$ cat design.v
module oppo (
    input [31:0] in,
    input        cin,
    output [31:0] in_abs
);
    assign in_abs = ({32{cin}} ^ in) + $unsigned(cin);
endmodule
module lzd_4 (
    input [3:0] in,
    output [1:0] out,
    output       zero
);
    assign zero = ~(|in); 
    assign out[0] = (in[2] | ~in[1]) & ~in[3];
    assign out[1] = ~(in[3] | in[2]);
endmodule
module lzd_16 (
    input [15:0] in,
    output [3:0] out,
    output       zero
);
    wire [3:0] z;
    wire [1:0] out_2 [3:0];
    lzd_4 lzd_4_0(in[15:12], out_2[0], z[0]);
    lzd_4 lzd_4_1(in[11: 8], out_2[1], z[1]);
    lzd_4 lzd_4_2(in[ 7: 4], out_2[2], z[2]);
    lzd_4 lzd_4_3(in[ 3: 0], out_2[3], z[3]);
    assign out[2] = z[0] & (~z[1] | z[2] & ~z[3]);
    assign out[3] = z[0] & z[1] & (~z[2] | ~z[3]);
    assign out[1:0] = {2{~out[3] & ~out[2]}} & out_2[0]
                    | {2{~out[3] &  out[2]}} & out_2[1]
                    | {2{ out[3] & ~out[2]}} & out_2[2]
                    | {2{ out[3] &  out[2]}} & out_2[3];
    assign zero = &z;
endmodule
module lzd_32 (
    input [31:0] in,
    output [4:0] out,
    output       zero
);
    wire [1:0] z;
    wire [3:0] out_3_0 [1:0];
    lzd_16 lzd_16_0(in[31:16], out_3_0[0], z[0]);
    lzd_16 lzd_16_1(in[15: 0], out_3_0[1], z[1]);
    assign out[4] = z[0];
    assign out[3:0] = {4{~z[0]}} & out_3_0[0] |
                      {4{ z[0]}} & out_3_0[1];
    assign zero = z[0] & z[1];
endmodule
module divider (
    input div_clk,
    input resetn,
    input div,
    input div_signed,
    input [31:0] x,
    input [31:0] y,
    output [31:0] s,
    output [31:0] r,
    output complete
);
    (*MAX_FANOUT = 50*) reg [64:0] rem;
    reg [31:0] quot;
    reg [31:0] quotM;
    reg [32:0] divisor;
    reg [ 5:0] cout;
    (*MAX_FANOUT = 50*) reg [ 4:0] current_state;
    reg [ 4:0] next_state;
    reg [31:0] x_abs_reg;
    reg [31:0] y_abs_reg;
    wire [31:0] s_abs;
    wire [31:0] r_abs;
    wire s_sign;
    wire r_sign;
    wire [31:0] x_abs;
    wire [31:0] y_abs;
    oppo oppo1(x, x[31] & div_signed, x_abs);
    oppo oppo2(y, y[31] & div_signed, y_abs);
    assign s_sign = x[31] ^ y[31];
    assign r_sign = x[31];
    always @(posedge div_clk) begin
        if (~resetn) begin
            x_abs_reg <= 0;
            y_abs_reg <= 0;
        end
        else if (current_state[0] & div)
            x_abs_reg <= x_abs;
            y_abs_reg <= y_abs;
    end
    wire [31:0] lzd_in;
    wire [ 4:0] lzd_out;
    wire [ 5:0] shft_amt;
    wire long_shft;
    wire short_shft;
    wire [ 5:0] lzd_shamt;
    wire [ 5:0] min_shamt;
    wire quot_one;
    wire [32:0] result;  
    wire zero;
    wire [64:0] shft_src;
    wire [64:0] shft_out;
    wire [32:0] add_A;
    wire [32:0] add_B;
    wire cin;
    wire [32:0] add_out;
    wire final_shift;
    reg  [5:0] first_shft;
    always @(posedge div_clk) begin
        if (~resetn)
            first_shft <= 6'b0;
        else if (current_state[1])
            first_shft <= shft_amt;
    end
    assign final_shift = cout <= lzd_shamt;
    assign shft_src = (current_state[1]) ? {33'b0, x_abs_reg}
                                         : rem;
    assign shft_out = shft_src << shft_amt;
    assign long_shft = ~(rem[64] ^ rem[63]);
    assign short_shft = rem[64] ^ rem[63];
    assign quot_one = shft_out[64] ^ shft_out[63];
    assign lzd_shamt = {zero, {5{~zero}} & lzd_out};
    assign min_shamt  = (~final_shift) ? lzd_shamt : cout;
    assign shft_amt = {6{short_shft}} & 6'b1
                    | {6{long_shft }} & min_shamt;
    assign lzd_in = (current_state[1]) ? y_abs_reg : rem[63:32] ^ {32{rem[64]}};
    assign add_A = shft_out[64:32];
    assign add_B = {33{~rem[64]}} ^ divisor;
    assign cin   = ~rem[64];
    assign add_out = add_A + add_B + $unsigned(cin);
    assign result = (quot_one) ? add_out
                               : shft_out[64:32];
    lzd_32 lzd(lzd_in, lzd_out, zero);
    always @(posedge div_clk) begin
        if (~resetn)
            divisor <= 33'b0;
        else if (current_state[1])
            divisor <= {1'b0, y_abs_reg << lzd_out};
    end
    always @(posedge div_clk) begin
        if (~resetn)
            rem <= 65'b0;
        else if (current_state[1])
            rem <= shft_out;
        else if (current_state[2])
            rem <= {result, rem[30:0], 1'b0};
    end
    wire [31:0] shft_quot = quot << shft_amt[4:0];
    wire [31:0] shft_quotM = ~(~quotM << shft_amt[4:0]);
    always @(posedge div_clk) begin
        if (~resetn | current_state[0]) begin
            quot  <= 32'b0;
            quotM <= 32'b0;
        end
        else if (current_state[2]) begin
            if (~shft_out[64] | shft_out[64] & shft_out[63]) 
                quot <= {shft_quot[31:1], ~shft_out[64] & shft_out[63]};
            else 
                quot <= {shft_quotM[31:1], 1'b1};
            if (~shft_out[64] & shft_out[63])
                quotM <= {shft_quot[31:1], 1'b0};
            else
                quotM <= {shft_quotM[31:1], ~(shft_out[64] & ~shft_out[63])};
        end
    end
    always @(posedge div_clk) begin
        if (~resetn | current_state[0])
            cout <= 6'b100000;
        else if (current_state[2])
            cout <= cout - shft_amt;
    end
    localparam IDLE = 5'b00001,
               INIT = 5'b00010,
               QUOT = 5'b00100,
               FIX  = 5'b01000,
               DONE = 5'b10000;
    always @(posedge div_clk) begin
        if (~resetn)
            current_state <= IDLE;
        else
            current_state <= next_state;
    end
    always @(*) begin
        case (current_state)
            IDLE: begin
                if (~resetn) 
                    next_state = IDLE;
                else if (div)
                    next_state = INIT;
                else
                    next_state = IDLE;
            end
            INIT: next_state = QUOT;
            QUOT: begin
                if (final_shift)
                    next_state = FIX;
                else 
                    next_state = QUOT;
            end
            FIX  :next_state = DONE;
            DONE: next_state = IDLE;
            default: next_state = IDLE;
        endcase
    end
    reg [31:0] s_abs_reg;
    reg [31:0] r_abs_reg;
    assign s_abs = (rem[64]) ? quotM : quot;
    assign r_abs = ((rem[64]) ? rem[63:32] + divisor[31:0] : rem[63:32]) >> first_shft;
    always @(posedge div_clk) begin
        if (~resetn) begin
            s_abs_reg <= 0;
            r_abs_reg <= 0;
        end
        else if (current_state[3])
            s_abs_reg <= s_abs;
            r_abs_reg <= r_abs;
    end
    oppo oppo3(s_abs_reg, s_sign & div_signed, s);
    oppo oppo4(r_abs_reg, r_sign & div_signed, r);
    assign complete = current_state[4];
endmodule
$ cat run.sh
#!/bin/bash
# the make line also repeats each setting of config.mk as NAME=value (left out here)
make -C /OpenROAD-flow-scripts/flow DESIGN_CONFIG=/design/flow/config.mk WORK_HOME=/design/flow/orfs CLKGATE_MAP_FILE= finish
$ cat config.mk
export PLATFORM = sky130hd
export DESIGN_NAME = divider
export DESIGN_NICKNAME = divider
export VERILOG_FILES = /design/flow/design.v
export SDC_FILE = /design/flow/constraint.sdc
export NUM_CORES = 4
export LEC_CHECK = 0
export ABC_AREA = 1
export CAP_MARGIN = 20
export CELL_PAD_IN_SITES_GLOBAL_PLACEMENT = 3
export CORE_ASPECT_RATIO = 0.5
export CORE_MARGIN = 2
export CORE_UTILIZATION = 40
export CTS_CLUSTER_DIAMETER = 341
export CTS_CLUSTER_SIZE = 99
export HOLD_SLACK_MARGIN = 0.06
export PLACE_DENSITY = 0.48
export SLEW_MARGIN = 20
export TNS_END_PERCENT = 20
$ cat constraint.sdc
create_clock -name core_clock -period 10.0 [get_ports {div_clk}]
set_input_delay 2.0000 -clock core_clock [delete_from_list [all_inputs] [get_ports {div_clk}]]
set_output_delay 2.0000 -clock core_clock [all_outputs]
set_load 0.01 [all_outputs]
==> results of run 1 <==
==> summary.txt, run 1 <==
run results: Flops after synth slightly above 300, chip area approximately 80000 µm², mux frac, synth under 10%, Fail Step global placement without I/O, count of different cell masters after synthesis around 70, YS chip area between 30000 and 40000 µm², simple logic cell fraction of the synthesized area 31.5%, Ys Warns 3, XOR Share, Synth around 8.4%, Post-Synth Adder-Cell Area 3.63%, cell with the most instances after synthesis nand2_1, main flop type dfxtp_1, FP Util between 40 and 50%, die height slightly below 200 µm, Largest logic family simple AND/OR/NAND/NOR gates, Netlist Area Pre-Place approximately 30000 µm², yosys cell count a little over 5000, stop err [ERROR GPL-0301] Utilization 103.787 % exceeds 100%., top cells by area, synth dfxtp_1 20%, nand2_1 18%, o21ai_0 8.8%, num rows 71, Post-Syn Nets about 5300, status did not finish, Seq share, synth ~20%, Syn Area/Cell between 5 and 6 µm², Area leader share 20.2%, Commonest cells post-synth 1447 x nand2_1, 535 x o21ai_0, 523 x inv_1, Die Span X 393 µm, Gate Count Post-Synth approximately 5200, asr flop ratio synth 0%, Yosys top cell by area dfxtp_1, aoi share between 20% and 30%, count of library flops with an enable pin 0, Core Region ~75000 µm²
==> run 2, diff against run 1 <==
- CELL_PAD_IN_SITES_GLOBAL_PLACEMENT: 3 -> unset
- CORE_ASPECT_RATIO: 0.5 -> unset
- CORE_UTILIZATION: 40 -> 72
- CTS_CLUSTER_DIAMETER: 341 -> 246
- CTS_CLUSTER_SIZE: 99 -> 96
- HOLD_SLACK_MARGIN: 0.06 -> unset
- PLACE_DENSITY: 0.48 -> 0.36
- SETUP_SLACK_MARGIN: unset -> 2.47
- clock period: 10.0 -> 8.33 ns (I/O delays scaled with it)
==> run 2 against run 1 <==
  * The run fails in global routing
  * Synthesized area did not move
  * Synthesized cell count is the same
  * Die size decreased by 44%
==> summary.txt, run 2 <==
run results: status did not finish, Fail Step global routing, Seq share, synth 20.2% (unchanged), Die Span X 209 µm (-47%), Post-Synth Adder-Cell Area 3.63% (unchanged), asr flop ratio synth 0% (unchanged), placed cell count between 5000 and 6000, Yosys top cell by area dfxtp_1, DP HPWL about 83 mm, Syn Area/Cell 5.84 µm² (unchanged), simple logic cell fraction of the synthesized area 31.5% (unchanged), Largest logic family simple AND/OR/NAND/NOR gates, FP Util 72.5% (+32 points), count of library flops with an enable pin 0 (unchanged), yosys cell count 5178 (unchanged), # IOs about 130, Root Buffer clkbuf_16, Core Region 41800 µm² (-44%), Post-Syn Nets 5332 (unchanged), clock sink total 306, Flops after synth 306 (unchanged), Ys Warns 3 (unchanged), YS chip area 30300 µm² (unchanged), mux frac, synth 1.19% (unchanged), aoi share 23.6% (unchanged), IO buf count between 100 and 150, chip area 43700 µm² (-44%), Gate Count Post-Synth 5178 (unchanged), count of different cell masters after synthesis 70 (unchanged), H-tree depth 1, Area leader share 20.2% (unchanged), Netlist Area Pre-Place 30300 µm² (unchanged), num rows 75 (+5.6%), cell with the most instances after synthesis nand2_1, Commonest cells post-synth 1447 x nand2_1, 535 x o21ai_0, 523 x inv_1, hold_buf cts 0, Num CTS Buffers 7, die height 209 µm (+5.3%), XOR Share, Synth 8.36% (unchanged), CTS max path bufs 3, top cells by area, synth dfxtp_1 20%, nand2_1 18%, o21ai_0 8.8%, main flop type dfxtp_1, routability-driven placement congestion ratio approximately 1.2
[run 2: what timing repair did]
| item | CTS |
|---|---|
| setup buffers | 185 |
| setup endpoints to repair | 154 |
| resized | 340 |
| cloned | 14 |
| pin swaps | 113 |
[run 2: stage by stage]
stage | setup slack (ns) | util, % | hold WS, ns | area (µm²)
after CTS | 1.22 | 83.3 | 0.483 | 34800
after detailed placement | 0.161 | 75.8 | 0.457 | 31700
after global placement | 0.311 | 75.8 | 0.452 | 31700
after floorplan | 1.59 | - | 0.445 | 30500
==> run 3, diff against run 2 <==
- ABC_AREA: 1 -> unset
- CORE_UTILIZATION: 72 -> 56
- CTS_CLUSTER_DIAMETER: 246 -> 324
- CTS_CLUSTER_SIZE: 96 -> unset
- PLACE_DENSITY: 0.36 -> unset
- SETUP_SLACK_MARGIN: 2.47 -> unset
- TNS_END_PERCENT: 20 -> unset
- clock period: 8.33 -> 8.32 ns (I/O delays scaled with it)
==> run 3 against run 2 <==
  * Synthesized area increased by 6.4%
  * Die size increased by 36%
  * Synthesized cell count fell by 13%
  * Now fails the layout checks on negative setup slack
==> summary.txt, run 3 <==
run results: status finished with violations, SO Faults negative setup slack, Flops after synth 306 (unchanged), Final min period 8.57 ns, drt wl/cell 24.0 µm, cycle use final 103%, Routed Wire Length between 100 and 150 mm, CP Capture Type flop, Startpoint Class flop, setup slack, reg-to-reg -0.25 ns, initial antenna violation count 3, TritonCTS clock tree built, Final ANT Viol Nets 0, top cells by area, synth dfxtp_1 19%, mux2i_1 16%, nor2_1 6.5%, Num CTS Buffers 37 (+30), simple logic cell fraction of the synthesized area 22.7% (-8.9 points), Ys Warns 3 (unchanged), Commonest cells post-synth 560 x nor2_1, 503 x nand2_1, 501 x mux2i_1, Fmax achieved roughly 0.12 GHz, Min-Delay Endpoint x_abs_reg[6]$_SDFFE_PN0P_, Worst Setup SP current_state[1]$_SDFF_PN0_, IO buf count 132 (unchanged), Root Buffer clkbuf_16, routability-driven placement congestion ratio 1.06 (-9.9%), YS chip area 32200 µm² (+6.4%), Critical Path AT about 9 ns, asr flop ratio synth 0% (unchanged), largest net degree at the start of global routing between 70 and 80, fin. max-slew vios 0, Clock transition at path regs approximately 0.06 ns, main flop type dfxtp_1, DP HPWL 102 mm (+23%), count of different cell masters after synthesis 102 (+46%), vias in the first global route between 30000 and 40000, CP Class reg2reg, H-tree depth 2 (+1), num rows 87 (+16%), chip area 59400 µm² (+36%), clock sink total 306 (unchanged), setup TNS -0.599 ns, Residual DRC 0, Setup Skew approximately 0.034 ns, Vias 36300, yosys cell count 4480 (-13%), area grow syn2layout 21.8%, Vias per Instance roughly 6.5, hold_ws roughly 0.46 ns, RSZ-0062 raised after global routing true, CP Max Fanout 7, Core Region 56600 µm² (+36%), first-pass GRT wire length just over 200 mm, Initial DRC Count 4158, Gate Count Post-Synth 4480 (-13%), FP Util 56.9% (-16 points), Hold/Removal Path Class reg2reg, Yosys top cell by area dfxtp_1, Netlist Area Pre-Place 32200 µm² (+6.4%), Post-Synth Adder-Cell Area 3.41% (-0.22 points), max incr delay on CP 0.63 ns, Fill cells ~5000, stage-log warning count 32, aoi share 23.9% (+0.35 points), Area leader share 19.0% (-1.2 points), CP dominant cell by count nor2_4, headroom to the max-slew limit between 30% and 40%, # setup viols final 4, Clock Latency Late Sink a little under 0.6 ns, Die Span X 244 µm (+17%), XOR Share, Synth 7.29% (-1.1 points), Crit path max-delay family AND-OR/OR-AND gates, Largest logic family AND-OR/OR-AND gates, CP required 8.85 ns, mux frac, synth 18.3% (+17 points), CP Depth 39, Post-Place Worst Slack -0.416 ns (-0.577 ns), total gr overflow 0, Buf/Inv on CP 1, final worst slack -0.250 ns, count of library flops with an enable pin 0 (unchanged), Seq share, synth 19.0% (-1.2 points), Least-Margin Pin Slew 1.04 ns, path depth of the worst reg2reg path 39, Syn Area/Cell 7.18 µm² (+23%), # IOs 133 (unchanged), slowest CP cell or4_4, Worst R2R End rem[64]$_SDFFE_PN0P_, worst reg2reg path startpoint current_state[1]$_SDFF_PN0_, Worst Hold Depth 2, Final Core Density between 60 and 70%, nets just under 5000, cell with the most instances after synthesis nor2_1, CTS max path bufs 3 (unchanged), die height 244 µm (+17%), DRT Pass-1 Iters 7, Max Cap Violations 0, hold_sp x_abs_reg[6]$_SDFFE_PN0P_, Hold Fails Final Rpt 0, CP endpoint rem[64]$_SDFFE_PN0P_, total track usage between 40% and 50%, Post-Syn Nets 4634 (-13%)
run 3: per-layer routing:
layer,wire (µm),vias to the layer above,global-route usage [%]
met5,28,-,0
met4,10600,4,28.6
met3,12500,504,7.98
met2,59000,1940,68.6
met1,52500,16900,54.2
li1,-,16900,-
run 3: final cells by class:
cell class	instances	area, µm²	share of cell area (%)
clock inverters	19	241	0.616
multi-input cells	3738	25100	64.0
clock buffers	48	1020	2.60
repair buffers	648	5410	13.8
repair inverters	1	6.26	0.0160
flip-flops and latches	306	6140	15.7
well taps	756	946	2.41
diodes	1	2.50	0.00638
inverters	88	350	0.894
run 3: timing repair:
action,4_1_cts,5_1_grt
pin swaps,27,53
cloned,2,1
setup endpoints to repair,8,25
setup buffers,23,20
gates resized,44,75
hold buffers,0,0
run 3: metrics by stage:
step / cells / cell area (µm²)
final: 5605 / 39200
after global routing: 5604 / 39200
after CTS: 5587 / 38700
after detailed placement: 5496 / 37100
after global placement: 5496 / 37100
after floorplan: 4480 / 32700
==> run 4, diff against run 3 <==
- CORE_UTILIZATION: 56 -> 68
- CTS_CLUSTER_DIAMETER: 324 -> unset
- CTS_CLUSTER_SIZE: unset -> 21
- MAX_ROUTING_LAYER: unset -> met4
- SETUP_SLACK_MARGIN: unset -> -0.58
- clock period: 8.32 -> 7.49 ns (I/O delays scaled with it)
==> run 4 against run 3 <==
  * Still fails the layout checks on negative setup slack
  * Sequential share of layout area decreased by 0.27 points
  * Count of clock-buffer cells in the layout decreased by 1
  * Maximum frequency decreased by 2.9%
  * Non-clock buffer count increased by 90
  * Critical path depth increased by 2
  * Die size decreased by 17%
  * Synthesized area unchanged
  * Final cell count decreased by 0.91%
  * Register-to-register slack got worse by 1.1 ns
  * Largest cell class unchanged
==> summary.txt, run 4 <==
run results: top cells by area, synth dfxtp_1 19%, mux2i_1 16%, nor2_1 6.5%, CP required 7.90 ns (-0.95 ns), Vias per Instance 7.12 (+9.9%), Initial DRC Count 6916 (+66%), H-tree depth 2 (unchanged), stage-log warning count 32 (unchanged), Buf/Inv on CP 5 (+4), worst reg2reg path startpoint rem[64]$_SDFFE_PN0P_, DP HPWL 100 mm (-1.8%), final worst slack -1.34 ns (-1.09 ns), die height 222 µm (-9.1%), # IOs 133 (unchanged), Residual DRC 0 (unchanged), Hold Fails Final Rpt 0 (unchanged), asr flop ratio synth 0% (unchanged), DRT Pass-1 Iters 8 (+1), Syn Area/Cell 7.18 µm² (unchanged), Final min period 8.83 ns (+0.256 ns), Final ANT Viol Nets 0 (unchanged), Setup Skew 0.0257 ns (-0.00834 ns), Die Span X 222 µm (-9.1%), dpl cell area 37500 µm² (+1.1%), placed cell count 5423 (-1.3%), XOR Share, Synth 7.29% (unchanged), CP dominant cell by count buf_4, mux frac, synth 18.3% (unchanged), Fmax achieved 0.113 GHz (-2.9%), hold_buf cts 0 (unchanged), fin. max-slew vios 0 (unchanged), IO buf count 132 (unchanged), main flop type dfxtp_1, Clock Latency Late Sink 0.60 ns (about the same), Largest logic family AND-OR/OR-AND gates, num rows 79 (-9.2%), Crit path max-delay family AND-OR/OR-AND gates, path depth of the worst reg2reg path 41 (+5.1%), max incr delay on CP 0.61 ns (-0.02 ns), Vias 39500 (+8.9%), largest net degree at the start of global routing 79 (+3.9%), slowest CP cell or4_4, Final Core Density 85.5% (+16 points), headroom to the max-slew limit 15.7% (-15 points), hold_ws 0.454 ns (-0.00873 ns), drt wl/cell 25.3 µm (+5.4%), YS chip area 32200 µm² (unchanged), # setup viols final 32 (+28), CP Class reg2reg, Max Cap Violations 0 (unchanged), clock sink total 306 (unchanged), hold_sp x_abs_reg[6]$_SDFFE_PN0P_, CP Depth 41 (+5.1%), Post-Place Worst Slack -1.21 ns (-0.799 ns), nets 5063 (+1.8%), FP Util 69.0% (+12 points), Gate Count Post-Synth 4480 (unchanged), fin area 39900 µm² (+1.8%), Area leader share 19.0% (unchanged), RSZ-0062 raised after global routing true, Startpoint Class flop, total gr overflow 0 (unchanged), Worst Hold Depth 2 (unchanged), chip area 49100 µm² (-17%), total track usage 55.7% (+12 points), Post-Syn Nets 4634 (unchanged), Ys Warns 3 (unchanged), Worst R2R End rem[62]$_SDFFE_PN0P_, Num CTS Buffers 37 (unchanged), area grow syn2layout 23.9%, CP Max Fanout 19 (+12), SO Faults negative setup slack, setup TNS -14.94 ns (-14.34 ns), Netlist Area Pre-Place 32200 µm² (unchanged), setup slack, reg-to-reg -1.34 ns (-1.09 ns), CTS max path bufs 3 (unchanged), cycle use final 118% (+15 points), Commonest cells post-synth 560 x nor2_1, 503 x nand2_1, 501 x mux2i_1, cell with the most instances after synthesis nor2_1, CP Capture Type flop, initial antenna violation count 9 (+6), status finished with violations, Core Region 46700 µm² (-18%), aoi share 23.9% (unchanged), Routed Wire Length 141 mm (+4.4%), Seq share, synth 19.0% (unchanged), CP endpoint rem[62]$_SDFFE_PN0P_, routability-driven placement congestion ratio 1.15 (+8.3%), simple logic cell fraction of the synthesized area 22.7% (unchanged), first-pass GRT wire length 209 mm (+3.6%), Critical Path AT 9.24 ns (+0.14 ns), count of different cell masters after synthesis 102 (unchanged), Min-Delay Endpoint x_abs_reg[6]$_SDFFE_PN0P_, Least-Margin Pin Slew 1.23 ns (+0.192 ns), fin cells 5554 (-0.91%), TritonCTS clock tree built, yosys cell count 4480 (unchanged), Clock transition at path regs 0.07 ns (about the same), Post-Synth Adder-Cell Area 3.41% (unchanged), Worst Setup SP rem[64]$_SDFFE_PN0P_, Root Buffer clkbuf_16, Flops after synth 306 (unchanged), Hold/Removal Path Class reg2reg, count of library flops with an enable pin 0 (unchanged), vias in the first global route 36500 (+9.3%), Yosys top cell by area dfxtp_1
## run 4: cell type report
cell class	instances	area (µm²)
Clock buffer	47	1070
Multi-Input combinational cell	3738	25200
Fill cell	2814	6760
Sequential cell	306	6140
Antenna cell	9	22.5
Clock inverter	21	205
Timing Repair Buffer	738	6090
Inverter	88	353
Tap cell	607	759
## run 4: per-layer routing
metal	share of wire, %	GRT usage [%]
met1	34	61.0
met2	41	80.7
met3	15	20.3
met4	11	46.2
met5	0	-
## run 4: what timing repair did
action | 4_1_cts | 5_1_grt
resized | 54 | 99
endpoints found under the setup margin | 10 | 20
pin swaps | 42 | 56
cloned | 1 | 1
buffers inserted | 35 | 25
==> run 5, diff against run 4 <==
- ABC_AREA: unset -> 0
- CAP_MARGIN: 20 -> 25
- CELL_PAD_IN_SITES_DETAIL_PLACEMENT: unset -> 2
- CORE_ASPECT_RATIO: unset -> 0.6
- CORE_UTILIZATION: 68 -> 40
- CTS_CLUSTER_DIAMETER: unset -> 344
- CTS_CLUSTER_SIZE: 21 -> 74
- GPL_ROUTABILITY_DRIVEN: unset -> 0
- GPL_TIMING_DRIVEN: unset -> 0
- MAX_ROUTING_LAYER: met4 -> unset
- MIN_ROUTING_LAYER: unset -> met2
- SETUP_SLACK_MARGIN: -0.58 -> unset
- SLEW_MARGIN: 20 -> 0
- TNS_END_PERCENT: unset -> 25
- clock period: 7.49 -> 10.0 ns (I/O delays scaled with it)
==> run 5 against run 4 <==
  * The run now fails in global routing
  * Die size is 69% higher
  * Synthesized area stayed put
  * Synthesized cell count stayed put
==> summary.txt, run 5 <==
run results: cell with the most instances after synthesis nor2_1, simple logic cell fraction of the synthesized area 22.7% (unchanged), CTS max path bufs 3 (unchanged), die height 224 µm (+0.98%), Largest logic family AND-OR/OR-AND gates, XOR Share, Synth 7.29% (unchanged), Seq share, synth 19.0% (unchanged), Num CTS Buffers 8 (-78%), Post-Syn Nets 4634 (unchanged), Root Buffer clkbuf_16, Flops after synth 306 (unchanged), clock sink total 306 (unchanged), mux frac, synth 18.3% (unchanged), num rows 80 (+1.3%), Core Region 79600 µm² (+71%), top cells by area, synth dfxtp_1 19%, mux2i_1 16%, nor2_1 6.5%, hold_buf cts 0 (unchanged), Yosys top cell by area dfxtp_1, YS chip area 32200 µm² (unchanged), Fail Step global routing, Syn Area/Cell 7.18 µm² (unchanged), Post-Place Worst Slack -5.54 ns (-4.33 ns), Post-Synth Adder-Cell Area 3.41% (unchanged), count of library flops with an enable pin 0 (unchanged), Ys Warns 3 (unchanged), chip area 82800 µm² (+69%), Commonest cells post-synth 560 x nor2_1, 503 x nand2_1, 501 x mux2i_1, total track usage 111%, FP Util 40.4% (-29 points), yosys cell count 4480 (unchanged), H-tree depth 1 (-1), asr flop ratio synth 0% (unchanged), DP HPWL 193 mm (+93%), count of different cell masters after synthesis 102 (unchanged), IO buf count 131 (-0.76%), main flop type dfxtp_1, status did not finish, Die Span X 370 µm (+67%), stop err [ERROR GRT-0116] Global routing finished with congestion. Check the congestion regions in the DRC Viewer., aoi share 23.9% (unchanged), Area leader share 19.0% (unchanged), Netlist Area Pre-Place 32200 µm² (unchanged), # IOs 133 (unchanged), Gate Count Post-Synth 4480 (unchanged), total gr overflow about 7600
==> run 5: through the flow <==
stage	area, µm²	cells	setup TNS [ns]	hold WS [ns]
after floorplan	32200	4480	0	0.428
after global placement	34900	5677	-172.44	0.447
after detailed placement	34900	5679	-364.46	0.472
after CTS	37400	5741	-0.00253	0.504
==> run 5: layer usage <==
layer  GRT usage (%)  GRT overflow
met1               -             -
met2            99.6          1203
met3             137          5282
met4            91.9           727
met5             114           400
==> run 5: repair_timing <==
action | CTS
pin swaps | 52
setup buffers | 59
setup endpoints to repair | 158
resized | 539
==> run 6, diff against run 5 <==
- ABC_AREA: 0 -> unset
- CAP_MARGIN: 25 -> 20
- CELL_PAD_IN_SITES_DETAIL_PLACEMENT: 2 -> unset
- CORE_ASPECT_RATIO: 0.6 -> unset
- CORE_UTILIZATION: 40 -> 70
- CTS_CLUSTER_DIAMETER: 344 -> unset
- CTS_CLUSTER_SIZE: 74 -> 60
- GPL_ROUTABILITY_DRIVEN: 0 -> 1
- GPL_TIMING_DRIVEN: 0 -> unset
- MIN_ROUTING_LAYER: met2 -> unset
- PLACE_DENSITY: unset -> 0.64
- SETUP_SLACK_MARGIN: unset -> 1.63
- SLEW_MARGIN: 0 -> 20
- TNS_END_PERCENT: 25 -> 70
- clock period: 10.0 -> 9.4 ns (I/O delays scaled with it)
==> run 6 against run 5 <==
  * Synthesized area stayed put
  * Die size is 42% lower
  * Synthesized cell count stayed put
  * The run now finishes clean
==> summary.txt, run 6 <==
run results: simple logic cell fraction of the synthesized area 22.7% (unchanged), XOR Share, Synth 7.29% (unchanged), CP dominant cell by count buf_4, Core Region 45400 µm² (-43%), clock sink total 306 (unchanged), Setup Skew approximately 0.038 ns, asr flop ratio synth 0% (unchanged), Final min period roughly 9 ns, CP endpoint rem[64]$_SDFFE_PN0P_, hold_ws about 0.46 ns, total gr overflow 0, vias in the first global route about 35000, RSZ-0062 raised after global routing true, Startpoint Class flop, fin cells between 5000 and 6000, path depth of the worst reg2reg path 40, setup TNS 0 ns, Final Core Density 82.2%, fin. max-slew vios 0, Buf/Inv on CP 9, Post-Synth Adder-Cell Area 3.41% (unchanged), Clock Latency Late Sink between 0.6 and 0.7 ns, Max Cap Violations 0, WL met2 ~56 mm, # IOs 133 (unchanged), YS chip area 32200 µm² (unchanged), mux frac, synth 18.3% (unchanged), setup slack, reg-to-reg 0.28 ns, # setup viols final 0, Top Layer Used met5, met3 routed WL just under 20 mm, CP Max Fanout 24, area grow syn2layout 15.9%, Ys Warns 3 (unchanged), Yosys top cell by area dfxtp_1, CP Depth 40, status finished clean, Vias ~38000, Metal-1 WL 45.8 mm, worst reg2reg path startpoint rem[64]$_SDFFE_PN0P_, Netlist Area Pre-Place 32200 µm² (unchanged), Worst Hold Depth 2, Critical Path AT 9.62 ns, Hold Fails Final Rpt 0, TritonCTS clock tree built, max incr delay on CP approximately 0.56 ns, first-pass GRT wire length just over 200 mm, Commonest cells post-synth 560 x nor2_1, 503 x nand2_1, 501 x mux2i_1, headroom to the max-slew limit ~7.1%, CP Class reg2reg, CTS max path bufs 3 (unchanged), Num CTS Buffers 36 (+28), Clock transition at path regs 0.06 ns, cycle use final 97.1%, nets around 4700, Die Span X 218 µm (-41%), Residual DRC 0, Post-Syn Nets 4634 (unchanged), hold_sp x_abs_reg[5]$_SDFFE_PN0P_, Seq share, synth 19.0% (unchanged), drt wl/cell approximately 26 µm, DRT Pass-1 Iters 14, Largest logic family AND-OR/OR-AND gates, slowest CP cell or4_4, Final ANT Viol Nets 0, placed cell count 4991 (-12%), IO buf count 132 (+0.76%), Flops after synth 306 (unchanged), hold_buf cts 0 (unchanged), H-tree depth 2 (+1), count of different cell masters after synthesis 102 (unchanged), stage-log warning count 33, top cells by area, synth dfxtp_1 19%, mux2i_1 16%, nor2_1 6.5%, num rows 78 (-2.5%), total track usage between 50 and 60%, aoi share 23.9% (unchanged), Routed Wire Length ~140 mm, cell with the most instances after synthesis nor2_1, Gate Count Post-Synth 4480 (unchanged), Area leader share 19.0% (unchanged), Root Buffer clkbuf_16, routability-driven placement congestion ratio about 1.1, Hold/Removal Path Class reg2reg, Worst R2R End rem[64]$_SDFFE_PN0P_, Crit path max-delay family AND-OR/OR-AND gates, Vias per Instance around 7.3, DP HPWL 91.9 mm (-52%), Worst Setup SP rem[64]$_SDFFE_PN0P_, Initial DRC Count 6818, CP required between 9 and 10 ns, Fmax achieved approximately 0.11 GHz, Fill cells 3101, CP Capture Type flop, largest net degree at the start of global routing 108, yosys cell count 4480 (unchanged), Least-Margin Pin Slew 1.38 ns, die height 218 µm (-2.4%), Multi-input gate area about 25000 µm², main flop type dfxtp_1, FP Util 70.9% (+30 points), initial antenna violation count 9, Min-Delay Endpoint x_abs_reg[5]$_SDFFE_PN0P_, Syn Area/Cell 7.18 µm² (unchanged), count of library flops with an enable pin 0 (unchanged), chip area 47700 µm² (-42%), register area between 6000 and 7000 µm²
==> run 6: area by class of cell <==
class,count,share of cell area (%)
antenna,8,0.0537
timing repair inverter,2,0.0369
clock buffer,48,2.81
multi-input combinational,3737,67.9
inverter,88,1.00
clock inverter,17,0.647
timing repair buffer,358,9.02
sequential,306,16.5
tap,600,2.01
==> run 6: through the flow <==
step	cell area (µm²)	setup slack (ns)
final	37300	0.277
after detailed placement	34200	0.205
after global routing	37300	0.0571
after global placement	34200	0.279
after floorplan	32800	0.768
after CTS	36500	0.859
==> run 6: per-layer routing <==
layer  up-vias  track usage [%]
li1      16300                -
met1     17300             61.2
met2      3108             80.1
met3      1132             24.6
met4         6             45.4
met5         -            0.938
==> run 6: what timing repair did <==
item                                    CTS  global route
buffers inserted                         48            42
resized                                 116            92
pin swaps                                36            60
endpoints found under the setup margin  117           104
cloned                                    4             3
==> run 7, diff against run 6 <==
- CORE_MARGIN: 2 -> 6
- CORE_UTILIZATION: 70 -> 61
- CTS_CLUSTER_SIZE: 60 -> unset
- PLACE_DENSITY: 0.64 -> 0.7
- clock period: 9.4 -> 10.4 ns (I/O delays scaled with it)
==> run 7 against run 6 <==
  * Setup slack improved by 1.0 ns
  * Core utilization decreased by 10 points
  * Die size increased by 22%
  * Count of clock-buffer cells in the layout decreased by 1
  * Wire length decreased by 3.9%
  * Sequential cell count unchanged
  * Via count decreased by 5.5%
  * Sequential share of layout area increased by 0.062 points
  * Critical path depth decreased by 2
  * Highest routed layer unchanged
==> summary.txt, run 7 <==
run results: CP dominant cell by count nand2_1, XOR Share, Synth 7.29% (unchanged), Hold/Removal Path Class reg2reg, DRT Pass-1 Iters 12 (-2), Root Buffer clkbuf_16, status finished clean, num rows 83 (+6.4%), Final ANT Viol Nets 0 (unchanged), Core Region 51700 µm² (+14%), Worst Setup SP current_state[1]$_SDFF_PN0_, Least-Margin Pin Slew 1.11 ns (-0.269 ns), Buf/Inv on CP 4 (-5), Critical Path AT 9.63 ns (about the same), Gate Count Post-Synth 4480 (unchanged), fin area 37200 µm² (-0.36%), worst reg2reg path startpoint current_state[1]$_SDFF_PN0_, YS chip area 32200 µm² (unchanged), Crit path max-delay family AND-OR/OR-AND gates, Worst Hold Depth 2 (unchanged), Seq share, synth 19.0% (unchanged), initial antenna violation count 1 (-8), dpl cell area 34000 µm² (-0.40%), cycle use final 87.6% (-9.4 points), Flops after synth 306 (unchanged), mux frac, synth 18.3% (unchanged), IO buf count 132 (unchanged), yosys cell count 4480 (unchanged), main flop type dfxtp_1, asr flop ratio synth 0% (unchanged), CP required 10.91 ns (+1.01 ns), CP Depth 38 (-5.0%), nets 4648 (-0.75%), # IOs 133 (unchanged), drt wl/cell 25.2 µm (-4.6%), Die Span X 242 µm (+11%), Ys Warns 3 (unchanged), Area leader share 19.0% (unchanged), Yosys top cell by area dfxtp_1, Post-Syn Nets 4634 (unchanged), Fmax achieved 0.110 GHz (+0.10%), total track usage 41.5% (-13 points), count of library flops with an enable pin 0 (unchanged), Final min period 9.11 ns (-0.00960 ns), routability-driven placement congestion ratio 1.09 (-3.0%), DP HPWL 94.0 mm (+2.4%), setup TNS 0 ns (unchanged), Netlist Area Pre-Place 32200 µm² (unchanged), headroom to the max-slew limit 25.1% (+18 points), TritonCTS clock tree built, Residual DRC 0 (unchanged), Initial DRC Count 5150 (-24%), Setup Skew 0.0157 ns (-0.0223 ns), largest net degree at the start of global routing 104 (-3.7%), CTS max path bufs 3 (unchanged), area grow syn2layout 15.5%, max incr delay on CP 0.64 ns (+0.08 ns), top cells by area, synth dfxtp_1 19%, mux2i_1 16%, nor2_1 6.5%, Post-Synth Adder-Cell Area 3.41% (unchanged), Num CTS Buffers 37 (+2.8%), Vias 35800 (-5.5%), Worst R2R End rem[64]$_SDFFE_PN0P_, clock sink total 306 (unchanged), CP Capture Type flop, n_diodes 0 (-8), CP Class reg2reg, die height 242 µm (+11%), slowest CP cell nand2_1, fin. max-slew vios 0 (unchanged), Commonest cells post-synth 560 x nor2_1, 503 x nand2_1, 501 x mux2i_1, Clock Latency Late Sink 0.59 ns (-0.02 ns), H-tree depth 2 (unchanged), aoi share 23.9% (unchanged), simple logic cell fraction of the synthesized area 22.7% (unchanged), Syn Area/Cell 7.18 µm² (unchanged), hold_sp x_abs_reg[25]$_SDFFE_PN0P_, RSZ-0062 raised after global routing true, Vias per Instance 6.89 (-6.2%), # setup viols final 0 (unchanged), CP Max Fanout 43 (+79%), Routed Wire Length 131 mm (-3.9%), FP Util 62.2% (-8.7 points), Startpoint Class flop, setup slack, reg-to-reg 1.29 ns (+1.01 ns), stage-log warning count 33 (unchanged), Min-Delay Endpoint x_abs_reg[25]$_SDFFE_PN0P_, Max Cap Violations 0 (unchanged), CP endpoint rem[64]$_SDFFE_PN0P_, first-pass GRT wire length 196 mm (-3.5%), path depth of the worst reg2reg path 38 (-5.0%), Hold Fails Final Rpt 0 (unchanged), Largest logic family AND-OR/OR-AND gates, cell with the most instances after synthesis nor2_1, vias in the first global route 32400 (-6.7%), Clock transition at path regs 0.06 ns (about the same), chip area 58400 µm² (+22%), total gr overflow 0 (unchanged), count of different cell masters after synthesis 102 (unchanged)
run 7: through the flow:
stage	utilization [%]	hold WS (ns)	worst slack (ns)	instances
floorplan	-	0.428	1.63	4480
global placement	65.8	0.440	0.702	5048
detailed placement	65.8	0.445	0.541	5048
CTS	70.8	0.454	1.55	5183
global route	71.9	0.477	1.21	5203
finish	71.9	0.453	1.29	5203
run 7: area by class of cell:
class                   instances  area (µm²)
fillers                      4356       14600
flip-flops and latches        306        6140
well taps                     680         851
repair buffers                317        3220
clock buffers                  47        1080
multi-input cells            3739       25200
clock inverters                21         201
inverters                      88         400
repair inverters                5        65.1
run 7: what timing repair did:
action,4_1_cts,5_1_grt
resized,110,77
setup buffers,53,17
pin swaps,46,37
setup endpoints to repair,22,21
gates cloned,14,3
hold buffers,0,0
run 7: routing by layer:
metal | wire length (µm) | track usage (%)
met2 | 53100 | 60.5
met3 | 16700 | 13.5
met4 | 12100 | 28.1
met5 | 28 | 0
met1 | 49300 | 51.8
==> run 8, diff against run 7 <==
- ABC_AREA: unset -> 1
- CELL_PAD_IN_SITES_DETAIL_PLACEMENT: unset -> 2
- CORE_ASPECT_RATIO: unset -> 1.01
- CORE_MARGIN: 6 -> 2
- CORE_UTILIZATION: 61 -> 40
- CTS_CLUSTER_DIAMETER: unset -> 123
- CTS_CLUSTER_SIZE: unset -> 74
- GPL_ROUTABILITY_DRIVEN: 1 -> unset
- GPL_TIMING_DRIVEN: unset -> 0
- MIN_ROUTING_LAYER: unset -> met2
- PLACE_DENSITY: 0.7 -> unset
- SETUP_SLACK_MARGIN: 1.63 -> unset
- TNS_END_PERCENT: 70 -> unset
- clock period: 10.4 -> 10.0 ns (I/O delays scaled with it)
==> run 8 against run 7 <==
  * The flow now stops in detailed placement
  * Die size increased by 33%
  * Synthesized cell count increased by 16%
  * Synthesized area decreased by 6.0%
==> summary.txt, run 8 <==
run results: status did not finish, Fail Step detailed placement, stop err [ERROR DPL-0033] detailed placement checks failed during check placement., mux frac, synth 1.19% (-17 points), XOR Share, Synth 8.36% (+1.1 points), Netlist Area Pre-Place 30300 µm² (-6.0%), top cells by area, synth dfxtp_1 20%, nand2_1 18%, o21ai_0 8.8%, num rows 101 (+22%), Seq share, synth 20.2% (+1.2 points), aoi share 23.6% (-0.35 points), die height 280 µm (+16%), chip area 77900 µm² (+33%), Post-Syn Nets 5332 (+15%), Syn Area/Cell 5.84 µm² (-19%), Flops after synth 306 (unchanged), Gate Count Post-Synth 5178 (+16%), Ys Warns 3 (unchanged), Area leader share 20.2% (+1.2 points), YS chip area 30300 µm² (-6.0%), asr flop ratio synth 0% (unchanged), count of library flops with an enable pin 0 (unchanged), yosys cell count 5178 (+16%), Yosys top cell by area dfxtp_1, Largest logic family simple AND/OR/NAND/NOR gates, main flop type dfxtp_1, Die Span X 278 µm (+15%), count of different cell masters after synthesis 70 (-31%), # IOs 133 (unchanged), cell with the most instances after synthesis nand2_1, IO buf count 132 (unchanged), FP Util 40.3% (-22 points), Post-Synth Adder-Cell Area 3.63% (+0.22 points), Commonest cells post-synth 1447 x nand2_1, 535 x o21ai_0, 523 x inv_1, Core Region 75100 µm² (+45%), routability-driven placement congestion ratio 1.31 (+20%), simple logic cell fraction of the synthesized area 31.5% (+8.9 points)
run 8: stage by stage:
stage	std cells	instance area, µm²
3_3_place_gp	6288	32800
2_1_floorplan	5178	30300
==> run 9, diff against run 8 <==
- ABC_AREA: 1 -> unset
- CELL_PAD_IN_SITES_DETAIL_PLACEMENT: 2 -> unset
- CORE_ASPECT_RATIO: 1.01 -> unset
- CORE_UTILIZATION: 40 -> 58
- CTS_CLUSTER_DIAMETER: 123 -> unset
- CTS_CLUSTER_SIZE: 74 -> unset
- GPL_TIMING_DRIVEN: 0 -> unset
- MIN_ROUTING_LAYER: met2 -> unset
- SETUP_SLACK_MARGIN: unset -> -0.63
- TNS_END_PERCENT: unset -> 5
- clock period: 10.0 -> 8.12 ns (I/O delays scaled with it)
==> run 9 against run 8 <==
  * Synthesized area up 6.4%
  * Synthesized cell count down 13%
  * Die size down 26%
  * The layout now fails its checks (negative setup slack)
==> summary.txt, run 9 <==
run results: status finished with violations, SO Faults negative setup slack, stage-log warning count 30, Seq share, synth 19.0% (-1.2 points), YS chip area 32200 µm² (+6.4%), Residual DRC 0, mux frac, synth 18.3% (+17 points), # IOs 133 (unchanged), Clock Latency Late Sink approximately 0.58 ns, Max Cap Violations 0, Commonest cells post-synth 560 x nor2_1, 503 x nand2_1, 501 x mux2i_1, Flops after synth 306 (unchanged), Worst Hold Depth 2, worst reg2reg path startpoint current_state[1]$_SDFF_PN0_, Vias between 30000 and 40000, top cells by area, synth dfxtp_1 19%, mux2i_1 16%, nor2_1 6.5%, RSZ-0062 raised after global routing true, Root Buffer clkbuf_16, Yosys top cell by area dfxtp_1, first-pass GRT wire length 201 mm, vias in the first global route around 34000, total track usage around 45%, routability-driven placement congestion ratio 1.08 (-18%), clock sink total 306, CP Class reg2reg, H-tree depth 2, Least-Margin Pin Slew around 1.1 ns, Buf/Inv on CP 5, largest net degree at the start of global routing approximately 84, CP Capture Type flop, area grow syn2layout 22.0%, die height 240 µm (-15%), Routed Wire Length approximately 130 mm, Die Span X 240 µm (-14%), count of library flops with an enable pin 0 (unchanged), Startpoint Class flop, Initial DRC Count between 5000 and 6000, Final min period 8.76 ns, fin area roughly 40000 µm², aoi share 23.9% (+0.35 points), Hold Fails Final Rpt 0, FP Util 58.5% (+18 points), asr flop ratio synth 0% (unchanged), TritonCTS clock tree built, Worst R2R End rem[64]$_SDFFE_PN0P_, initial antenna violation count 7, setup slack, reg-to-reg -0.64 ns, fin. max-slew vios 0, Area leader share 19.0% (-1.2 points), hold_ws about 0.46 ns, cell with the most instances after synthesis nor2_1, max incr delay on CP slightly below 0.6 ns, # setup viols final 10, num rows 86 (-15%), Core Region 55000 µm² (-27%), setup TNS -3.65 ns, chip area 57400 µm² (-26%), cycle use final 108%, Fmax achieved between 0.1 and 0.15 GHz, simple logic cell fraction of the synthesized area 22.7% (-8.9 points), Final ANT Viol Nets 0, Clock transition at path regs ~0.06 ns, DP HPWL around 100 mm, final worst slack -0.636 ns, Largest logic family AND-OR/OR-AND gates, drt wl/cell around 24 µm, CP Depth 39, Post-Synth Adder-Cell Area 3.41% (-0.22 points), DRT Pass-1 Iters 8, IO buf count 132 (unchanged), hold_buf cts 0, Worst Setup SP current_state[1]$_SDFF_PN0_, nets approximately 5000, total gr overflow 0, yosys cell count 4480 (-13%), XOR Share, Synth 7.29% (-1.1 points), Setup Skew between 0.02 and 0.03 ns, headroom to the max-slew limit a little under a quarter, slowest CP cell or4_4, Syn Area/Cell 7.18 µm² (+23%), main flop type dfxtp_1, Fill cells ~4800, Ys Warns 3 (unchanged), Num CTS Buffers 38, count of different cell masters after synthesis 102 (+46%), path depth of the worst reg2reg path 39, Gate Count Post-Synth 4480 (-13%), CP endpoint rem[64]$_SDFFE_PN0P_, Hold/Removal Path Class reg2reg, CP required ~8.6 ns, Netlist Area Pre-Place 32200 µm² (+6.4%), Min-Delay Endpoint x_abs_reg[29]$_SDFFE_PN0P_, Critical Path AT 9.25 ns, CP Max Fanout 17, Post-Syn Nets 4634 (-13%), Vias per Instance ~6.5, dpl cell area between 30000 and 40000 µm², hold_sp x_abs_reg[29]$_SDFFE_PN0P_, CTS max path bufs 3, Crit path max-delay family AND-OR/OR-AND gates
==> run 9: timing repair <==
item                       CTS  global route
pin swaps                   15            25
setup endpoints to repair    4            10
gates resized               11            58
buffers inserted             7            16
==> run 9: final cells by class <==
| cell class | count | area, µm² | share of cell area (%) |
|---|---|---|---|
| repair buffers | 678 | 5680 | 14.5 |
| clock inverters | 17 | 191 | 0.487 |
| diodes | 4 | 10.0 | 0.0255 |
| flip-flops and latches | 306 | 6140 | 15.6 |
| well taps | 748 | 936 | 2.38 |
| multi-input cells | 3737 | 24800 | 63.2 |
| inverters | 88 | 355 | 0.905 |
| clock buffers | 52 | 1160 | 2.95 |
==> run 9: metrics by stage <==
stage	setup WS (ns)	instances	util, %
floorplan	-0.627	4480	-
global placement	-0.799	5536	68.1
detailed placement	-0.814	5536	68.1
CTS	-0.629	5611	70.8
global route	-0.844	5626	71.4
finish	-0.636	5630	71.4
==> run 9: layer usage <==
| metal | wire [µm] | share of wire [%] | track usage (%) | vias up |
|---|---|---|---|---|
| met2 | 57200 | 43 | 69.2 | 2137 |
| met5 | 31 | 0.023 | 0 | - |
| li1 | - | - | - | 17000 |
| met1 | 51000 | 38 | 54.3 | 17100 |
| met4 | 10400 | 7.8 | 30.4 | 6 |
| met3 | 15100 | 11 | 13.9 | 599 |
==> run 10, diff against run 9 <==
- ABC_AREA: unset -> 1
- CAP_MARGIN: 20 -> 30
- CELL_PAD_IN_SITES_DETAIL_PLACEMENT: unset -> 0
- CORE_UTILIZATION: 58 -> 28
- CTS_CLUSTER_DIAMETER: unset -> 264
- CTS_CLUSTER_SIZE: unset -> 12
- MAX_ROUTING_LAYER: unset -> met5
- MIN_ROUTING_LAYER: unset -> met1
- SETUP_SLACK_MARGIN: -0.63 -> unset
- SLEW_MARGIN: 20 -> 25
- TNS_END_PERCENT: 5 -> 95
- clock period: 8.12 -> 11.8 ns (I/O delays scaled with it)
==> run 10 against run 9 <==
  * Now clean on timing, DRC and antenna
  * Critical path depth is 19 higher
  * Non-clock buffer count is 488 lower
  * Synthesized area is 6.0% lower
  * Sequential cell count stayed put
  * Via count is 8.8% lower
  * Critical path type unchanged
==> summary.txt, run 10 <==
run results: status finished clean, Post-Place Worst Slack 1.49 ns (+2.30 ns), headroom to the max-slew limit 29.0% (+5.4 points), Largest logic family simple AND/OR/NAND/NOR gates, fin area 33200 µm² (-15%), yosys cell count 5178 (+16%), Final Core Density 31.0% (-40 points), final worst slack 1.30 ns (+1.94 ns), RSZ-0062 raised after global routing false, main flop type dfxtp_1, Syn Area/Cell 5.84 µm² (-19%), worst reg2reg path startpoint rem[64]$_SDFFE_PN0P_, CP Capture Type flop, hold_sp quot[22]$_SDFFE_PP0P_, CTS max path bufs 3 (unchanged), stage-log warning count 27 (-10%), Residual DRC 0 (unchanged), DP HPWL 91.8 mm (-8.5%), clock sink total 306 (unchanged), largest net degree at the start of global routing 84 (unchanged), Hold/Removal Path Class reg2reg, Clock Latency Late Sink 0.65 ns (+0.07 ns), asr flop ratio synth 0% (unchanged), Gate Count Post-Synth 5178 (+16%), Post-Synth Adder-Cell Area 3.63% (+0.22 points), top cells by area, synth dfxtp_1 20%, nand2_1 18%, o21ai_0 8.8%, Vias 33600 (-8.8%), slowest CP cell clkinv_2, total track usage 21.0% (-24 points), Worst Hold Depth 2 (unchanged), GR Util met2 34.4% (-35 points), max incr delay on CP 0.68 ns (+0.10 ns), hold_buf cts 0 (unchanged), drt wl/cell 18.6 µm (-22%), # IOs 133 (unchanged), CP required 12.33 ns (+3.71 ns), FP Util 28.2% (-30 points), Routed Wire Length 121 mm (-9.8%), Root Buffer clkbuf_16, fin. max-slew vios 0 (unchanged), Netlist Area Pre-Place 30300 µm² (-6.0%), Least-Margin Pin Slew 1.05 ns (-0.0778 ns), aoi share 23.6% (-0.35 points), CP dominant cell by count nand2_1, Fill cells 12200 (+160%), CP Depth 58 (+49%), Vias per Instance 5.18 (-21%), Worst Setup SP rem[64]$_SDFFE_PN0P_, simple logic cell fraction of the synthesized area 31.5% (+8.9 points), cycle use final 88.9% (-19 points), Setup Skew 0.0333 ns (+0.00780 ns), vias in the first global route 31000 (-7.8%), setup slack, reg-to-reg 1.30 ns (+1.94 ns), path depth of the worst reg2reg path 58 (+49%), dpl cell area 32400 µm² (-13%), TritonCTS clock tree built, DRT Pass-1 Iters 5 (-3), nets 5231 (+4.6%), CP Max Fanout 66 (+49), CP endpoint rem[64]$_SDFFE_PN0P_, Core Region 107000 µm² (+95%), Crit path max-delay family simple AND/OR/NAND/NOR gates, M3 GR Usage 2.13% (-12 points), YS chip area 30300 µm² (-6.0%), Buf/Inv on CP 7 (+2), # setup viols final 0 (-10), Die Span X 333 µm (+39%), Commonest cells post-synth 1447 x nand2_1, 535 x o21ai_0, 523 x inv_1, Worst R2R End rem[64]$_SDFFE_PN0P_, setup TNS 0 ns (+3.65 ns), Post-Syn Nets 5332 (+15%), H-tree depth 1 (-1), count of different cell masters after synthesis 70 (-31%), post-CTS setup repair buffer count 0 (-7), IO buf count 132 (unchanged), total gr overflow 0 (unchanged), Area leader share 20.2% (+1.2 points), routability-driven placement congestion ratio 0.965 (-11%), n_diodes 0 (-4), GR peak layer met2, XOR Share, Synth 8.36% (+1.1 points), Final ANT Viol Nets 0 (unchanged), num rows 120 (+40%), Final min period 10.50 ns (+1.74 ns), cell with the most instances after synthesis nand2_1, Min-Delay Endpoint quot[22]$_SDFFE_PP0P_, Hold Fails Final Rpt 0 (unchanged), Num CTS Buffers 29 (-24%), Critical Path AT 11.03 ns (+1.78 ns), area grow syn2layout 9.73%, die height 333 µm (+39%), Clock transition at path regs 0.07 ns (about the same), PostCTS Resize Cnt 0 (-11), global-route track usage on met1 28.2% (-26 points), mux frac, synth 1.19% (-17 points), first-pass GRT wire length 184 mm (-8.2%), chip area 111000 µm² (+93%), initial antenna violation count 0 (-7), CP Class reg2reg, Seq share, synth 20.2% (+1.2 points), Fmax achieved 0.0953 GHz (-17%), Ys Warns 3 (unchanged), Flops after synth 306 (unchanged), count of library flops with an enable pin 0 (unchanged), Startpoint Class flop, Yosys top cell by area dfxtp_1, Max Cap Violations 0 (unchanged), Initial DRC Count 2877 (-42%)
-- run 10: per-layer routing --
layer | vias to the layer above | share of wire, %
li1 | 16700 | -
met1 | 15500 | 45
met2 | 1147 | 45
met3 | 202 | 6.1
met4 | 0 | 4.1
met5 | - | 0
-- run 10: layout make-up --
type	count	area (µm²)	share of cell area [%]
multi-input cells	4007	20700	62.4
flip-flops and latches	306	6140	18.5
inverters	543	2040	6.15
repair buffers	190	1800	5.41
well taps	1403	1760	5.29
clock buffers	31	733	2.21
clock inverters	2	17.5	0.0528
-- run 10: stage by stage --
stage | hold slack (ns) | instances
after global placement | 0.452 | 6444
after CTS | 0.466 | 6479
final | 0.465 | 6482
after detailed placement | 0.456 | 6446
after floorplan | 0.445 | 5178
after global routing | 0.488 | 6482
==> run 11, diff against run 10 <==
- ABC_AREA: 1 -> 0
- CAP_MARGIN: 30 -> 20
- CELL_PAD_IN_SITES_DETAIL_PLACEMENT: 0 -> 2
- CORE_ASPECT_RATIO: unset -> 1.01
- CORE_UTILIZATION: 28 -> 40
- CTS_CLUSTER_DIAMETER: 264 -> 123
- CTS_CLUSTER_SIZE: 12 -> 74
- GPL_ROUTABILITY_DRIVEN: unset -> 0
- GPL_TIMING_DRIVEN: unset -> 0
- MAX_ROUTING_LAYER: met5 -> unset
- MIN_ROUTING_LAYER: met1 -> met2
- SLEW_MARGIN: 25 -> 0
- TNS_END_PERCENT: 95 -> unset
- clock period: 11.8 -> 10.0 ns (I/O delays scaled with it)
==> run 11 against run 10 <==
  * The run now fails in global routing
  * Die size down 25%
  * Synthesized area is 6.4% higher
  * Synthesized cell count down 13%
==> summary.txt, run 11 <==
run results: Gate Count Post-Synth 4480 (-13%), die height 289 µm (-13%), num rows 104 (-13%), DP HPWL 176 mm (+91%), aoi share 23.9% (+0.35 points), Commonest cells post-synth 560 x nor2_1, 503 x nand2_1, 501 x mux2i_1, FP Util 40.4% (+12 points), YS chip area 32200 µm² (+6.4%), Fail Step global routing, Largest logic family AND-OR/OR-AND gates, hold_buf cts 0 (unchanged), total track usage 101%, status did not finish, mux frac, synth 18.3% (+17 points), placed cell count 5671 (-12%), Die Span X 286 µm (-14%), Num CTS Buffers 16 (-45%), main flop type dfxtp_1, yosys cell count 4480 (-13%), stop err [ERROR GRT-0116] Global routing finished with congestion. Check the congestion regions in the DRC Viewer., # IOs 133 (unchanged), simple logic cell fraction of the synthesized area 22.7% (-8.9 points), top cells by area, synth dfxtp_1 19%, mux2i_1 16%, nor2_1 6.5%, Ys Warns 3 (unchanged), Core Region 79600 µm² (-26%), asr flop ratio synth 0% (unchanged), Post-Syn Nets 4634 (-13%), count of library flops with an enable pin 0 (unchanged), Post-Synth Adder-Cell Area 3.41% (-0.22 points), Area leader share 19.0% (-1.2 points), Netlist Area Pre-Place 32200 µm² (+6.4%), XOR Share, Synth 7.29% (-1.1 points), chip area 82700 µm² (-25%), total gr overflow around 4000, Yosys top cell by area dfxtp_1, Root Buffer clkbuf_16, Seq share, synth 19.0% (-1.2 points), count of different cell masters after synthesis 102 (+46%), Post-Place Worst Slack -4.35 ns (-5.84 ns), Flops after synth 306 (unchanged), H-tree depth 1 (unchanged), cell with the most instances after synthesis nor2_1, IO buf count 131 (-0.76%), CTS max path bufs 3 (unchanged), clock sink total 306 (unchanged), Syn Area/Cell 7.18 µm² (+23%)
[run 11: timing repair]
item | 4_1_cts
resized | 409
endpoints found under the hold margin | 0
setup endpoints to repair | 163
pin swaps | 28
setup buffers | 31
[run 11: per-stage QoR]
step / cell area (µm²) / util (%) / hold slack (ns)
after CTS: 36900 / 46.4 / 0.488
after floorplan: 32200 / - / 0.428
after detailed placement: 34800 / 43.8 / 0.470
after global placement: 34800 / 43.8 / 0.444
[run 11: layer usage]
layer | track usage, % | GRT overflow
met1 | - | -
met2 | 99.2 | 1105
met3 | 108 | 1985
met4 | 94.5 | 608
met5 | 101 | 324
==> run 12, diff against run 11 <==
- ABC_AREA: 0 -> 1
- CAP_MARGIN: 20 -> 30
- CELL_PAD_IN_SITES_DETAIL_PLACEMENT: 2 -> 1
- CORE_ASPECT_RATIO: 1.01 -> 0.73
- CORE_MARGIN: 2 -> 6
- CORE_UTILIZATION: 40 -> 47
- CTS_CLUSTER_DIAMETER: 123 -> 95
- CTS_CLUSTER_SIZE: 74 -> 18
- GPL_ROUTABILITY_DRIVEN: 0 -> 1
- GPL_TIMING_DRIVEN: 0 -> unset
- HOLD_SLACK_MARGIN: unset -> 0.11
- MIN_ROUTING_LAYER: met2 -> unset
- PLACE_DENSITY: unset -> 0.7
- TNS_END_PERCENT: unset -> 85
- clock period: 10.0 -> 10.4 ns (I/O delays scaled with it)
==> run 12 against run 11 <==
  * Now clean on timing, DRC and antenna
  * Synthesized area down 6.0%
  * Die size down 15%
  * Synthesized cell count up 16%
==> summary.txt, run 12 <==
run results: Netlist Area Pre-Place 30300 µm² (-6.0%), simple logic cell fraction of the synthesized area 31.5% (+8.9 points), Critical Path AT about 10 ns, # setup viols final 0, total gr overflow 0, Hold/Removal Path Class reg2reg, path depth of the worst reg2reg path roughly 58, # IOs 133 (unchanged), fin. max-slew vios 0, mux frac, synth 1.19% (-17 points), headroom to the max-slew limit between 20% and 30%, Seq share, synth 20.2% (+1.2 points), largest net degree at the start of global routing 98, Root Buffer clkbuf_16, main flop type dfxtp_1, Num CTS Buffers 23 (+7), Final min period roughly 9.7 ns, status finished clean, IO buf count 132 (+0.76%), max incr delay on CP ~0.64 ns, first-pass GRT wire length 210 mm, post-CTS setup repair buffer count 0 (-100%), count of different cell masters after synthesis 70 (-31%), Gate Count Post-Synth 5178 (+16%), PostCTS Resize Cnt 0 (-100%), DRT Pass-1 Iters 6, Area leader share 20.2% (+1.2 points), fin cells between 5000 and 6000, hold_sp quotM[31]$_SDFFE_PP0P_, CP dominant cell by count nand2_1, CP Max Fanout roughly 54, worst reg2reg path startpoint rem[64]$_SDFFE_PN0P_, CP endpoint rem[64]$_SDFFE_PN0P_, num rows 78 (-25%), cycle use final 93.4%, Top Layer Used met5, vias in the first global route about 35000, Hold Fails Final Rpt 0, placed cell count 5897 (+4.0%), initial antenna violation count 10, Die Span X 309 µm (+7.9%), Flops after synth 306 (unchanged), Fmax achieved 0.103 GHz, YS chip area 30300 µm² (-6.0%), Metal-1 WL slightly above 60 mm, Residual DRC 0, drt wl/cell between 20 and 25 µm, Commonest cells post-synth 1447 x nand2_1, 535 x o21ai_0, 523 x inv_1, slowest CP cell dfxtp_4, stage-log warning count 27, Largest logic family simple AND/OR/NAND/NOR gates, Post-Synth Adder-Cell Area 3.63% (+0.22 points), Buf/Inv on CP 8, Vias ~37000, count of library flops with an enable pin 0 (unchanged), CP Capture Type flop, Ys Warns 3 (unchanged), FP Util 48.1% (+7.7 points), CP Depth between 50 and 60, Yosys top cell by area dfxtp_1, H-tree depth 1 (unchanged), Min-Delay Endpoint quotM[31]$_SDFFE_PP0P_, Startpoint Class flop, XOR Share, Synth 8.36% (+1.1 points), Clock Latency Late Sink around 0.60 ns, cell with the most instances after synthesis nand2_1, Worst R2R End rem[64]$_SDFFE_PN0P_, Post-Syn Nets 5332 (+15%), chip area 70700 µm² (-15%), Core Region 62900 µm² (-21%), Routed Wire Length 140 mm, WL met2 ~56 mm, setup slack, reg-to-reg 0.69 ns, clock sink total 306 (unchanged), Least-Margin Pin Slew ~1.1 ns, CP Class reg2reg, Max Cap Violations 0, routability-driven placement congestion ratio 1.09, setup TNS 0 ns, Crit path max-delay family simple AND/OR/NAND/NOR gates, Initial DRC Count approximately 5000, Setup Skew 0.0258 ns, hold_buf cts 0 (unchanged), area grow syn2layout 7.80%, Vias per Instance about 6.2, total track usage a little under two fifths, CP required about 11 ns, Syn Area/Cell 5.84 µm² (-19%), DP HPWL 108 mm (-39%), TritonCTS clock tree built, nets between 5000 and 6000, yosys cell count 5178 (+16%), CTS max path bufs 3 (unchanged), Worst Hold Depth 2, RSZ-0062 raised after global routing false, die height 229 µm (-21%), Final ANT Viol Nets 0, Worst Setup SP rem[64]$_SDFFE_PN0P_, Clock transition at path regs ~0.09 ns, asr flop ratio synth 0% (unchanged), top cells by area, synth dfxtp_1 20%, nand2_1 18%, o21ai_0 8.8%, met3 routed WL approximately 20 mm, aoi share 23.6% (-0.35 points)
==> run 12: metal layers <==
layer	vias to the layer above	track usage (%)
met3	247	15.8
met2	2027	52.2
met1	17600	52.9
li1	16800	-
met4	12	6.47
met5	-	0
==> run 12: through the flow <==
stage	instance area [µm²]	utilization [%]	hold slack (ns)	setup slack, ns
detailed placement	31800	50.6	0.464	0.832
CTS	32500	51.7	0.477	0.782
global route	32600	51.9	0.502	0.0687
global placement	31800	50.6	0.453	1.22
finish	32600	51.9	0.479	0.685
floorplan	30300	-	0.445	2.47
==> run 12: layout make-up <==
type | count | area (µm²)
Clock inverter | 11 | 121
Sequential cell | 306 | 6130
Clock buffer | 24 | 579
Antenna cell | 6 | 15.0
Tap cell | 840 | 1050
Multi-Input combinational cell | 4007 | 20700
Inverter | 543 | 2040
Fill cell | 8953 | 30200
Timing Repair Buffer | 210 | 1950
